== v44 ==
Design PE, start of the top module:
module PE (
    input              clk,
    input              CIM_en,
    input              STDW,  
    input              STDR,  
    input        [5:0] STD_A,  
    input        [3:0] weight_in,  
    input      [255:0] act_in,  
    output reg   [3:0] weight_out,  
    output reg  [13:0] PSUM  
);
Size in the first run: roughly 47000 um^2 of cells after synthesis.
==> flow/config.mk <==
export PLATFORM = sky130hd
export DESIGN_NAME = PE
export DESIGN_NICKNAME = PE
export VERILOG_FILES = /design/flow/design.v
export SDC_FILE = /design/flow/constraint.sdc
export NUM_CORES = 4
export LEC_CHECK = 0
export CAP_MARGIN = 20
export CORE_MARGIN = 2
export CORE_UTILIZATION = 72
export CTS_CLUSTER_SIZE = 79
export HOLD_SLACK_MARGIN = -0.08
export MAX_ROUTING_LAYER = met4
export SETUP_SLACK_MARGIN = 2.77
export SLEW_MARGIN = 20
export TNS_END_PERCENT = 5
==> flow/constraint.sdc <==
create_clock -name core_clock -period 10.3 [get_ports {clk}]
set_input_delay 2.0600 -clock core_clock [delete_from_list [all_inputs] [get_ports {clk}]]
set_output_delay 2.0600 -clock core_clock [all_outputs]
set_load 0.01 [all_outputs]
run.sh (not shown) runs the stock make flow with config.mk's settings and CLKGATE_MAP_FILE=.
v44 ran in full, but the layout does not pass; the checks complain about setup timing.
> inputs changed (v44 -> v33)
- TNS_END_PERCENT no longer set, was 5
- MAX_ROUTING_LAYER no longer set, was met4
- CORE_UTILIZATION now 40, was 72
- CTS_CLUSTER_SIZE no longer set, was 79
- HOLD_SLACK_MARGIN no longer set, was -0.08
- SETUP_SLACK_MARGIN no longer set, was 2.77
- the clock period (ns, I/O delays scaled along) now 20.0, was 10.3
Results
- Changes observed in v33 relative to v44: vias per cell lost about 17%; number of clock-tree buffers in the layout lost about 19%.
- Re worst setup slack: v33 is 4.67 ns up on v44.
- Completing all stages was not enough for v44: its layout failed the final checks because of setup timing.
- v33 finished all stages; the layout is clean.
Input-level comparison between v43 and v33:
- an added GPL_ROUTABILITY_DRIVEN of 0
- an added CELL_PAD_IN_SITES_DETAIL_PLACEMENT of 2
- an added CTS_CLUSTER_SIZE of 30
- a change of CAP_MARGIN from 20 to 40
- a change of CORE_MARGIN from 2 to 3
- an added PLACE_DENSITY_LB_ADDON of 0.21
- an added HOLD_SLACK_MARGIN of 0.12
- an added SETUP_SLACK_MARGIN of 0.66
- an added MAX_ROUTING_LAYER of met4
- a change of SLEW_MARGIN from 20 to 40
Compared with v33, v43 shows routed wire length higher by about 30%. Lower number of diodes added for antenna fixing among v43 and v33: v33. The final reports for v43 and v33 show global-route wire length before repair higher in the former. v43 vs. v33: worst setup slack has decreased; overall die area shows an increase of about 1.2%.
## Diff of input files: v28 against v43
- HOLD_SLACK_MARGIN no longer set, was 0.12
- MAX_ROUTING_LAYER no longer set, was met4
- GPL_ROUTABILITY_DRIVEN no longer set, was 0
- CORE_MARGIN now 2, was 3
- SETUP_SLACK_MARGIN no longer set, was 0.66
- SLEW_MARGIN now 15, was 40
- CELL_PAD_IN_SITES_DETAIL_PLACEMENT no longer set, was 2
- CTS_CLUSTER_SIZE no longer set, was 30
- CAP_MARGIN now 20, was 40
==> results <==
- v43 → v28: wire length of the first global-routing pass lower; post-layout minimum cycle time moved down; die outline area down 1.1%.
- Going from v43 to v28, number of vias per cell after detailed routing shrank by a little under 10%.
- Summary of v28 over v43: count of clock-buffer cells in the layout now sits higher.
- Against v43 as the reference, v28 delivers a higher fmax.

========
run 1:
Starting RTL as in the previous note.
Settings: LEC_CHECK=0, CAP_MARGIN=0, CELL_PAD_IN_SITES_GLOBAL_PLACEMENT=0, CORE_ASPECT_RATIO=0.91, CORE_MARGIN=2, CORE_UTILIZATION=72, CTS_CLUSTER_DIAMETER=28, CTS_CLUSTER_SIZE=50, GPL_ROUTABILITY_DRIVEN=1, MAX_ROUTING_LAYER=met4, PLACE_DENSITY_LB_ADDON=0.0, SETUP_SLACK_MARGIN=-2.0, SLEW_MARGIN=10, TNS_END_PERCENT=60; clock period 15.8 ns.
| run 1 | all stages done | FAIL | negative setup slack |
What run 2 does differently from run 1 at the input level:
==> flow/config.mk <==
export PLATFORM = sky130hd
export DESIGN_NAME = PE
export DESIGN_NICKNAME = PE
export VERILOG_FILES = /design/flow/design.v
export SDC_FILE = /design/flow/constraint.sdc
export NUM_CORES = 4
export LEC_CHECK = 0
export CAP_MARGIN = 30
export CORE_MARGIN = 2
export CORE_UTILIZATION = 72
export MAX_ROUTING_LAYER = met4
export PLACE_DENSITY_LB_ADDON = 0.01
export SLEW_MARGIN = 20
export TNS_END_PERCENT = 40
==> flow/constraint.sdc <==
create_clock -name core_clock -period 10.7 [get_ports {clk}]
set_input_delay 2.1400 -clock core_clock [delete_from_list [all_inputs] [get_ports {clk}]]
set_output_delay 2.1400 -clock core_clock [all_outputs]
set_load 0.01 [all_outputs]
--- outcome ---
Final checks on run 2, whose flow otherwise completed, came back failing, citing negative setup slack. Relative to run 1, flip-flop and latch share of the layout cell area has decreased by 0.28 points in run 2. For the critical path required time, run 2 came in 4.08 ns lower than run 1 did. Die size of run 1 is on par with run 2.
#### Input delta (run 3 over run 2)
--- a/flow/config.mk
+++ b/flow/config.mk
@@ -7,8 +7,10 @@
 export LEC_CHECK = 0
 export CAP_MARGIN = 30
+export CELL_PAD_IN_SITES_GLOBAL_PLACEMENT = 0
+export CORE_ASPECT_RATIO = 0.72
 export CORE_MARGIN = 2
 export CORE_UTILIZATION = 72
+export GPL_ROUTABILITY_DRIVEN = 1
 export MAX_ROUTING_LAYER = met4
-export PLACE_DENSITY_LB_ADDON = 0.01
-export SLEW_MARGIN = 20
+export SLEW_MARGIN = 10
 export TNS_END_PERCENT = 40
==> flow/constraint.sdc <==
create_clock -name core_clock -period 13.2 [get_ports {clk}]
set_input_delay 2.6400 -clock core_clock [delete_from_list [all_inputs] [get_ports {clk}]]
set_output_delay 2.6400 -clock core_clock [all_outputs]
set_load 0.01 [all_outputs]
## What came out
None of the runs run 2 and run 3 ends with a clean layout. Status run 2: flow complete, layout not clean - negative setup slack. Run 3: number of cells in the finished layout apart from fillers lower than run 2. Run 2 has higher wire length of the first global-routing pass than run 3. Sum of buffers and inverters on the critical path on run 3 is up relative to run 2. Taking run 2 as the reference, in run 3 number of core rows shows a reduction of about 15%; part of the cycle the worst path needs shows a reduction of 18 points; critical path depth shows an increase of 7.4%; global-route track usage on met3 shows an increase of 2.3 points. Run 3 vs run 2: width of the die up by more than 10%.
Input changes introduced in run 4 (baseline for comparison: run 3):
--- a/flow/config.mk
+++ b/flow/config.mk
@@ -7,10 +7,9 @@
 export LEC_CHECK = 0
 export CAP_MARGIN = 30
-export CELL_PAD_IN_SITES_GLOBAL_PLACEMENT = 0
-export CORE_ASPECT_RATIO = 0.72
 export CORE_MARGIN = 2
 export CORE_UTILIZATION = 72
-export GPL_ROUTABILITY_DRIVEN = 1
+export CTS_CLUSTER_DIAMETER = 38
 export MAX_ROUTING_LAYER = met4
-export SLEW_MARGIN = 10
+export PLACE_DENSITY_LB_ADDON = 0.01
+export SLEW_MARGIN = 20
 export TNS_END_PERCENT = 40
==> flow/constraint.sdc <==
create_clock -name core_clock -period 10.8 [get_ports {clk}]
set_input_delay 2.1600 -clock core_clock [delete_from_list [all_inputs] [get_ports {clk}]]
set_output_delay 2.1600 -clock core_clock [all_outputs]
set_load 0.01 [all_outputs]
Results
Each of run 4 and run 3 falls short of a clean finish.
The layout from run 4, despite a flow that completed every stage, fails the layout checks, with the failing checks listed as negative setup slack.
Run 4 gives more relative area of clock buffers and inverters in the final design than run 3 did.
Run 3 -> run 4: critical path depth increased by a few percent
Taking run 3 over run 4, the wire length after detailed routing ratio works out to 0.820.
### run 4 -> run 5
==> flow/config.mk <==
export PLATFORM = sky130hd
export DESIGN_NAME = PE
export DESIGN_NICKNAME = PE
export VERILOG_FILES = /design/flow/design.v
export SDC_FILE = /design/flow/constraint.sdc
export NUM_CORES = 4
export LEC_CHECK = 0
export ABC_AREA = 1
export CAP_MARGIN = 20
export CORE_MARGIN = 2
export CORE_UTILIZATION = 72
export CTS_CLUSTER_SIZE = 96
export SLEW_MARGIN = 20
==> flow/constraint.sdc <==
create_clock -name core_clock -period 7.17 [get_ports {clk}]
set_input_delay 1.4340 -clock core_clock [delete_from_list [all_inputs] [get_ports {clk}]]
set_output_delay 1.4340 -clock core_clock [all_outputs]
set_load 0.01 [all_outputs]
Notes after the runs:
Run 5 and run 4: no clean run. The layout from run 5, despite a flow that completed every stage, fails the layout checks, with the failing checks listed as negative setup slack. The layout from run 4, despite a flow that completed every stage, fails the layout checks, with the failing checks listed as negative setup slack. Run 5 vs. run 4: instance area after placement increased by 3.8% relative to the old numbers; floorplan row count increased by 2.2% relative to the old numbers; global-route total usage across every layer decreased by 5.6 points relative to the old numbers. Combinational share of cell area: lower on run 5.
